==> flow/design.v <==
module PE (
	in_a,
	in_b,
	out_c
);
input	[15:0] in_a;  
input	[15:0] in_b;  
output	[9:0] out_c;
wire    [7:0] psum_l0[3:0];  
wire    [8:0] psum_l1[1:0];
assign psum_l0[0] = in_a[ 3: 0] * in_b[ 3: 0];   
assign psum_l0[1] = in_a[ 7: 4] * in_b[ 7: 4];
assign psum_l0[2] = in_a[11: 8] * in_b[11: 8];
assign psum_l0[3] = in_a[15:12] * in_b[15:12];
assign psum_l1[0] = psum_l0[0] + psum_l0[1];     
assign psum_l1[1] = psum_l0[2] + psum_l0[3];
assign out_c = psum_l1[0] + psum_l1[1];          
endmodule
module Bitblade (
	mode,
	in_a,
	in_b,
    out_c
);
input	mode;
input   [63:0] in_a;
input   [63:0] in_b;
output  [17:0] out_c;
wire    [15:0] pe_in_a[3:0];
wire    [15:0] pe_in_b[3:0];
wire    [ 9:0] pe_out_c[3:0];
wire	[31:0] aw, ax, ay, az;
wire	[31:0] bw, bx, by, bz;
assign aw = {in_a[60+4-1:60], in_a[52+4-1:52], in_a[44+4-1:44], in_a[36+4-1:36]};
assign ax = {in_a[56+4-1:56], in_a[48+4-1:48], in_a[40+4-1:40], in_a[32+4-1:32]};
assign ay = {in_a[28+4-1:28], in_a[20+4-1:20], in_a[12+4-1:12], in_a[ 4+4-1: 4]};
assign az = {in_a[24+4-1:24], in_a[16+4-1:16], in_a[ 8+4-1: 8], in_a[ 0+4-1: 0]};
assign bw = {in_b[60+4-1:60], in_b[52+4-1:52], in_b[44+4-1:44], in_b[36+4-1:36]};
assign bx = {in_b[56+4-1:56], in_b[48+4-1:48], in_b[40+4-1:40], in_b[32+4-1:32]};
assign by = {in_b[28+4-1:28], in_b[20+4-1:20], in_b[12+4-1:12], in_b[ 4+4-1: 4]};
assign bz = {in_b[24+4-1:24], in_b[16+4-1:16], in_b[ 8+4-1: 8], in_b[ 0+4-1: 0]};
assign pe_in_a[0] = (mode) ? aw : ay;
assign pe_in_a[1] = (mode) ? ax : az;
assign pe_in_a[2] = ay;
assign pe_in_a[3] = az;
assign pe_in_b[0] = (mode) ? bw : by;
assign pe_in_b[1] = (mode) ? bx : by;
assign pe_in_b[2] = (mode) ? by : bz;
assign pe_in_b[3] = bz;
PE pe0( .in_a(pe_in_a[0]), .in_b(pe_in_b[0]), .out_c(pe_out_c[0]));
PE pe1( .in_a(pe_in_a[1]), .in_b(pe_in_b[1]), .out_c(pe_out_c[1]));
PE pe2( .in_a(pe_in_a[2]), .in_b(pe_in_b[2]), .out_c(pe_out_c[2]));
PE pe3( .in_a(pe_in_a[3]), .in_b(pe_in_b[3]), .out_c(pe_out_c[3]));
assign out_c = (pe_out_c[0] << (mode ? 0 : 8)) + (pe_out_c[1] << (mode ? 0 : 4)) + (pe_out_c[2] << (mode ? 0 : 4)) + (pe_out_c[3] << (mode ? 0 : 0));
endmodule
module Cfu (
  input               cmd_valid,
  output              cmd_ready,
  input      [9:0]    cmd_payload_function_id,
  input      [31:0]   cmd_payload_inputs_0,
  input      [31:0]   cmd_payload_inputs_1,
  output reg          rsp_valid,
  input               rsp_ready,
  output reg [31:0]   rsp_payload_outputs_0,
  input               reset,
  input               clk
);
wire  [2:0] opcode;
wire  is_setting_mode, is_resetting_acc, is_accumlating, is_loading_upper;
reg         mode;  
reg   [31:0] upper_bitblade_in_a;
reg   [31:0] upper_bitblade_in_b;
wire  [63:0] bitblade_in_a;
wire  [63:0] bitblade_in_b;
wire  [31:0] bitblade_out_c;
assign opcode = cmd_payload_function_id[2:0];
assign is_setting_mode =  (cmd_valid) && (opcode == 0);
assign is_resetting_acc = (cmd_valid) && (opcode == 1);
assign is_loading_upper = (cmd_valid) && (opcode == 2);
assign is_accumlating =   (cmd_valid) && (opcode == 3);
always @(posedge clk) begin
  if (reset)
    mode <= 0;  
  else if (is_setting_mode)
    mode <= cmd_payload_function_id[3];
end
assign cmd_ready = ~rsp_valid;
always @(posedge clk) begin
  if (reset)          rsp_valid <= 1'b0;
  else if (rsp_valid) rsp_valid <= ~rsp_ready;   
  else if (cmd_valid) rsp_valid <= 1'b1;         
end
always @(posedge clk) begin
  if (reset)
    rsp_payload_outputs_0 <= 32'b0;
  else if (is_resetting_acc)
    rsp_payload_outputs_0 <= 32'b0;
  else if (is_accumlating)
    rsp_payload_outputs_0 <= rsp_payload_outputs_0 + bitblade_out_c;
end
always @(posedge clk) begin
  if (reset)                  upper_bitblade_in_a <= 0;
  else if (is_loading_upper)  upper_bitblade_in_a <= cmd_payload_inputs_0;
end
always @(posedge clk) begin
  if (reset)                  upper_bitblade_in_b <= 0;
  else if (is_loading_upper)  upper_bitblade_in_b <= cmd_payload_inputs_1;
end
assign bitblade_in_a = {upper_bitblade_in_a, cmd_payload_inputs_0};
assign bitblade_in_b = {upper_bitblade_in_b, cmd_payload_inputs_1};
Bitblade bitblade(
  .mode(mode),
  .in_a(bitblade_in_a),
  .in_b(bitblade_in_b),
  .out_c(bitblade_out_c)
);
endmodule
Settings: LEC_CHECK=0, CAP_MARGIN=35, CELL_PAD_IN_SITES_GLOBAL_PLACEMENT=1, CORE_MARGIN=6, CORE_UTILIZATION=40, CTS_CLUSTER_DIAMETER=285, CTS_CLUSTER_SIZE=73, GPL_ROUTABILITY_DRIVEN=0, GPL_TIMING_DRIVEN=0, MAX_ROUTING_LAYER=met4, SETUP_SLACK_MARGIN=3.81, SLEW_MARGIN=20; clock period 13.5 ns.
run.sh (not shown) runs the stock make flow with config.mk's settings and CLKGATE_MAP_FILE=.
The starting point completed without violations.
Rerun with:
--- a/flow/config.mk
+++ b/flow/config.mk
@@ -8 +8,2 @@
-export CAP_MARGIN = 35
+export ABC_AREA = 1
+export CAP_MARGIN = 30
@@ -10,4 +11,2 @@
-export CORE_MARGIN = 6
-export CORE_UTILIZATION = 40
-export CTS_CLUSTER_DIAMETER = 285
-export CTS_CLUSTER_SIZE = 73
+export CORE_MARGIN = 2
+export CORE_UTILIZATION = 56
@@ -16,2 +15,3 @@
-export MAX_ROUTING_LAYER = met4
-export SETUP_SLACK_MARGIN = 3.81
+export HOLD_SLACK_MARGIN = 0.03
+export MAX_ROUTING_LAYER = met5
+export SETUP_SLACK_MARGIN = 1.01
@@ -18,0 +19 @@
+export TNS_END_PERCENT = 20
Outcome: Critical path depth grows by 1; cell count grows by 15%; worst setup slack improved by 0.77 ns; maximum frequency grows by 6.3%; design area grows by 2.2%; clock skew grows by 0.0031 ns; global-route usage grows by 7.1 points; via count grows by 12%; routed wire length shrinks by about 9%; die size shrinks by 31%.
Rerun with:
--- a/flow/config.mk
+++ b/flow/config.mk
@@ -12,2 +12 @@
-export CORE_UTILIZATION = 56
-export GPL_ROUTABILITY_DRIVEN = 0
+export CORE_UTILIZATION = 40
@@ -15,3 +14 @@
-export HOLD_SLACK_MARGIN = 0.03
-export MAX_ROUTING_LAYER = met5
-export SETUP_SLACK_MARGIN = 1.01
+export MAX_ROUTING_LAYER = met4
The new run completed with no timing, DRC or antenna violations.
Wire length rises by a few percent.
Flip-flop count is unchanged.
Sequential share of layout area goes up by 0.47 points.
Via count went down by a few percent.
Rerun with:
==> flow/config.mk (replaced) <==
export PLATFORM = sky130hd
export DESIGN_NAME = Cfu
export DESIGN_NICKNAME = Cfu
export VERILOG_FILES = /design/flow/design.v
export SDC_FILE = /design/flow/constraint.sdc
export NUM_CORES = 4
export LEC_CHECK = 0
export CAP_MARGIN = 20
export CORE_MARGIN = 2
export CORE_UTILIZATION = 40
export HOLD_SLACK_MARGIN = 0.28
export SETUP_SLACK_MARGIN = -0.9
export SLEW_MARGIN = 0
With this change the flow completed, yet does not pass: negative setup slack.
Critical path depth came out lower by 1.
Wire length went down by roughly a tenth.
Utilization grows by 2.3 points.
Cell area grows slightly.
Via count went down by a few percent.
Flip-flop count is unchanged.
Rerun with:
--- a/flow/config.mk
+++ b/flow/config.mk
@@ -9 +9 @@
-export CORE_MARGIN = 2
+export CORE_MARGIN = 6
@@ -11,3 +11,3 @@
-export HOLD_SLACK_MARGIN = 0.28
-export SETUP_SLACK_MARGIN = -0.9
-export SLEW_MARGIN = 0
+export GPL_ROUTABILITY_DRIVEN = 0
+export SETUP_SLACK_MARGIN = 3.81
+export SLEW_MARGIN = 20
Outcome: The changed run went through all stages and came out clean; cell area climbs by 9.6%; utilization climbs by 5.4 points; die size climbs by 8.0%; wire length climbs by 7.6%; clock-buffer cell count drops by 2; global-route usage drops by 1.0 points; non-clock buffer count climbs by 78; register-to-register slack improved by 0.15 ns; clock skew climbs by 0.0043 ns.
Rerun with:
--- a/flow/config.mk
+++ b/flow/config.mk
@@ -9,4 +9,2 @@
-export CORE_MARGIN = 6
-export CORE_UTILIZATION = 40
-export GPL_ROUTABILITY_DRIVEN = 0
-export SETUP_SLACK_MARGIN = 3.81
+export CORE_MARGIN = 2
+export CORE_UTILIZATION = 51
Result: The changed run finished with timing, DRC and antenna clean; global-route usage is higher by 8.6 points; design area is lower by 4.4%; first-iteration DRC count is higher by 0.68%; wire length is lower by 3.1%; synthesized cell count does not change; via count is lower by 1.3%.
